// mult
module mult(	input clock, reset, nuke, 
		input [63:0] mcand, mplier,
		input start,
		output [63:0] product,
		output done
	   );
  	logic [63:0] mcand_out, mplier_out;
  	logic [(7*64)-1:0] internal_products, internal_mcands, internal_mpliers;
  	logic [6:0] internal_dones;
	mult_stage mstage [7:0]  (
		.clock(clock),
		.reset(reset),
		.nuke(nuke), 
		.product_in({internal_products,64'h0}),
		.mplier_in({internal_mpliers,mplier}),
		.mcand_in({internal_mcands,mcand}),
		.start({internal_dones,start}),
		.product_out({product,internal_products}),
		.mplier_out({mplier_out,internal_mpliers}),
		.mcand_out({mcand_out,internal_mcands}),
		.done({done,internal_dones})
	);
endmodule
Settings: LEC_CHECK=0, ABC_AREA=0, CAP_MARGIN=35, CORE_ASPECT_RATIO=1.63, CORE_MARGIN=2, CORE_UTILIZATION=18, CTS_CLUSTER_SIZE=38, GPL_TIMING_DRIVEN=1, PLACE_DENSITY_LB_ADDON=0.11, SLEW_MARGIN=20; clock period 4.0 ns.
run.sh (not shown) runs the stock make flow with config.mk's settings and CLKGATE_MAP_FILE=.
The baseline finished but failed the layout checks on negative setup slack.
Edit:
Settings changed: CAP_MARGIN 35 to 40, CORE_UTILIZATION 18 to 72, CTS_CLUSTER_DIAMETER from default to 222, CTS_CLUSTER_SIZE 38 to 90, PLACE_DENSITY_LB_ADDON 0.11 to 0.04, TNS_END_PERCENT from default to 40.
Clock period 4.0 ns to 4.29 ns, I/O delays scaled along.
Now the flow died in global routing, error GRT-0232.
Synthesized cell count is unchanged.
Synthesized area is unchanged.
Die area goes down by about 75%.
Edit:
Settings changed: ABC_AREA 0 to default, CAP_MARGIN 40 to 20, CORE_ASPECT_RATIO 1.63 to default, CORE_UTILIZATION 72 to 40, CTS_CLUSTER_DIAMETER 222 to default, CTS_CLUSTER_SIZE 90 to default, GPL_TIMING_DRIVEN 1 to default, PLACE_DENSITY_LB_ADDON 0.04 to default, TNS_END_PERCENT 40 to default.
Clock period 4.29 ns to 6.66 ns, I/O delays scaled along.
Now the flow finished clean.
Die size climbs by well over a third.
Synthesized cell count does not change.
Synthesized area is unchanged.

========
Setup of main:
The RTL this note starts from:
==> flow/design.v <==
`timescale 1ns/100ps
module mult_stage( input clock, reset, start, nuke, 
		   input [63:0] product_in, mplier_in, mcand_in,
		   output logic done,
		   output logic [63:0] product_out, mplier_out, mcand_out
		  );
	logic [63:0] prod_in_reg, partial_prod_reg;
	logic [63:0] partial_product, next_mplier, next_mcand;
	assign product_out = prod_in_reg + partial_prod_reg;
	assign partial_product = mplier_in[7:0] * mcand_in;
	assign next_mplier = {8'b0,mplier_in[63:8]};
	assign next_mcand = {mcand_in[55:0],8'b0};
	always_ff @(posedge clock) begin
		prod_in_reg      <= product_in;
		partial_prod_reg <= partial_product;
		mplier_out       <= next_mplier;
		mcand_out        <= next_mcand;
	end
	always_ff @(posedge clock) begin
		if(reset)
			done <= 1'b0;
		else if(nuke)
			done <= 1'b0;
		else
			done <= start;
	end
endmodule
`timescale 1ns/100ps
module mult(	input clock, reset, nuke, 
		input [63:0] mcand, mplier,
		input start,
		output [63:0] product,
		output done
	   );
  	logic [63:0] mcand_out, mplier_out;
  	logic [(7*64)-1:0] internal_products, internal_mcands, internal_mpliers;
  	logic [6:0] internal_dones;
	mult_stage mstage [7:0]  (
		.clock(clock),
		.reset(reset),
		.nuke(nuke), 
		.product_in({internal_products,64'h0}),
		.mplier_in({internal_mpliers,mplier}),
		.mcand_in({internal_mcands,mcand}),
		.start({internal_dones,start}),
		.product_out({product,internal_products}),
		.mplier_out({mplier_out,internal_mpliers}),
		.mcand_out({mcand_out,internal_mcands}),
		.done({done,internal_dones})
	);
endmodule
clock: 4.87 ns
lec_check: 0
abc_area: 0
cap_margin: 35
core_aspect_ratio: 0.91
core_margin: 2
core_utilization: 72
cts_cluster_diameter: 364
cts_cluster_size: 16
gpl_timing_driven: 1
place_density: 0.77
slew_margin: 20
Complete run, failing final checks: main, reason negative setup slack.
diff inputs: main => the feature branch
Settings: removing CTS_CLUSTER_DIAMETER (formerly 364); changing CORE_ASPECT_RATIO from 0.91 to 1.63; removing PLACE_DENSITY (formerly 0.77); changing CORE_UTILIZATION from 72 to 62.
Notes after the runs:
Clock period minus worst slack: the feature branch vs main up 0.25 ns. Data required time at the worst endpoint sits higher in the feature branch than in main. Global-route usage: the feature branch vs main up 1.9 points. The fraction of power consumed by the clock network in the feature branch sits 2.0 points above the value recorded for main. Critical path depth in the feature branch vs main: down 1. Comparing the feature branch and main, the higher pre-CTS setup slack is on the feature branch. In the feature branch the implementation ran to completion but is not tape-out ready, as the final checks report negative setup slack. Sequential power went up by a few percent going from main to the feature branch. Comparing the feature branch and main, total power of the final layout is higher on the feature branch.

========
RTL: the design.v shown in full above, as it stands there.
==> flow/config.mk <==
export PLATFORM = sky130hd
export DESIGN_NAME = mult
export DESIGN_NICKNAME = mult
export VERILOG_FILES = /design/flow/design.v
export SDC_FILE = /design/flow/constraint.sdc
export NUM_CORES = 4
export LEC_CHECK = 0
export ABC_AREA = 0
export CAP_MARGIN = 35
export CORE_ASPECT_RATIO = 1.63
export CORE_MARGIN = 7
export CORE_UTILIZATION = 18
export CTS_CLUSTER_SIZE = 16
export GPL_ROUTABILITY_DRIVEN = 0
export GPL_TIMING_DRIVEN = 0
export MIN_ROUTING_LAYER = met2
export PLACE_DENSITY = 0.39
export SETUP_SLACK_MARGIN = 0.13
export SLEW_MARGIN = 20
==> flow/constraint.sdc <==
create_clock -name core_clock -period 4.87 [get_ports {clock}]
set_input_delay 0.9740 -clock core_clock [delete_from_list [all_inputs] [get_ports {clock}]]
set_output_delay 0.9740 -clock core_clock [all_outputs]
set_load 0.01 [all_outputs]
The baseline produced a layout that fails on setup timing.
Edit:
Settings changed: ABC_AREA 0 to not set, CAP_MARGIN 35 to 20, CORE_ASPECT_RATIO 1.63 to not set, CORE_MARGIN 7 to 2, CORE_UTILIZATION 18 to 60, CTS_CLUSTER_SIZE 16 to 100, GPL_ROUTABILITY_DRIVEN 0 to not set, GPL_TIMING_DRIVEN 0 to not set, MIN_ROUTING_LAYER met2 to not set, PLACE_DENSITY 0.39 to not set, SETUP_SLACK_MARGIN 0.13 to not set.
Clock period 4.87 ns to 3.58 ns, I/O delays scaled along.
After rerunning: With this change the flow finished with antenna rules, setup timing left. Via count is lower by about a fifth. Count of clock-buffer cells in the layout goes down by 56. Non-clock buffer count rose by 1068. Routed wire length went down by about a fifth. Global-route usage is higher by 15 points. Register-to-register slack got worse by 0.99 ns. Utilization climbs by 54 points. Clock power climbs by about a fifth. Worst setup slack got worse by 0.83 ns. Final area climbs slightly.
Edit:
Settings changed: ABC_AREA set to 1, CORE_UTILIZATION 60 to 40, CTS_CLUSTER_SIZE 100 to 42, GPL_ROUTABILITY_DRIVEN set to 0, HOLD_SLACK_MARGIN set to 0.07, PLACE_DENSITY set to 0.79, TNS_END_PERCENT set to 95.
Clock period 3.58 ns to 9.21 ns, I/O delays scaled along.
This time the run ran to the end with no violations.
Worst hold slack is better by 0.029 ns.
Routed wire length goes up by 26%.
Synthesized area climbs by 18%.
Global-route usage went down by 9.7 points.
Synthesized cell count came out higher by 64%.
Via count climbs by 34%.
Final area came out higher by 0.87%.
Cell count grows by 45%.
Setup slack is better by 5.0 ns.
First-iteration DRC count increases to 2.7 times its value.
Edit:
Settings changed: ABC_AREA 1 to not set, CORE_UTILIZATION 40 to 72, CTS_CLUSTER_SIZE 42 to not set, GPL_ROUTABILITY_DRIVEN 0 to not set, HOLD_SLACK_MARGIN 0.07 to not set, PLACE_DENSITY 0.79 to not set, PLACE_DENSITY_LB_ADDON set to 0.01, SETUP_SLACK_MARGIN set to 1.62, TNS_END_PERCENT 95 to not set.
Clock period 9.21 ns to 5.59 ns, I/O delays scaled along.
The new run produced a layout that fails on setup timing.
Total power climbs by 56%.
Routed wire length drops by 19%.
Register-to-register slack got worse by 4.0 ns.
Setup slack got worse by 3.2 ns.
Edit:
Settings changed: CORE_UTILIZATION 72 to 70, PLACE_DENSITY_LB_ADDON 0.01 to not set, SETUP_SLACK_MARGIN 1.62 to not set.
Clock period 5.59 ns to 5.75 ns, I/O delays scaled along.
=> The new run ran to the end with no violations. Via count drops by 4.9%. Global-route usage drops by 5.0 points. Final area drops by 4.1%. Cell count drops by 1.5%. Total power drops by 12%. Setup slack improved by 0.17 ns. Clock-buffer cell count climbs by 2. Synthesized area does not change.
Power and IR drop assume default switching activity.
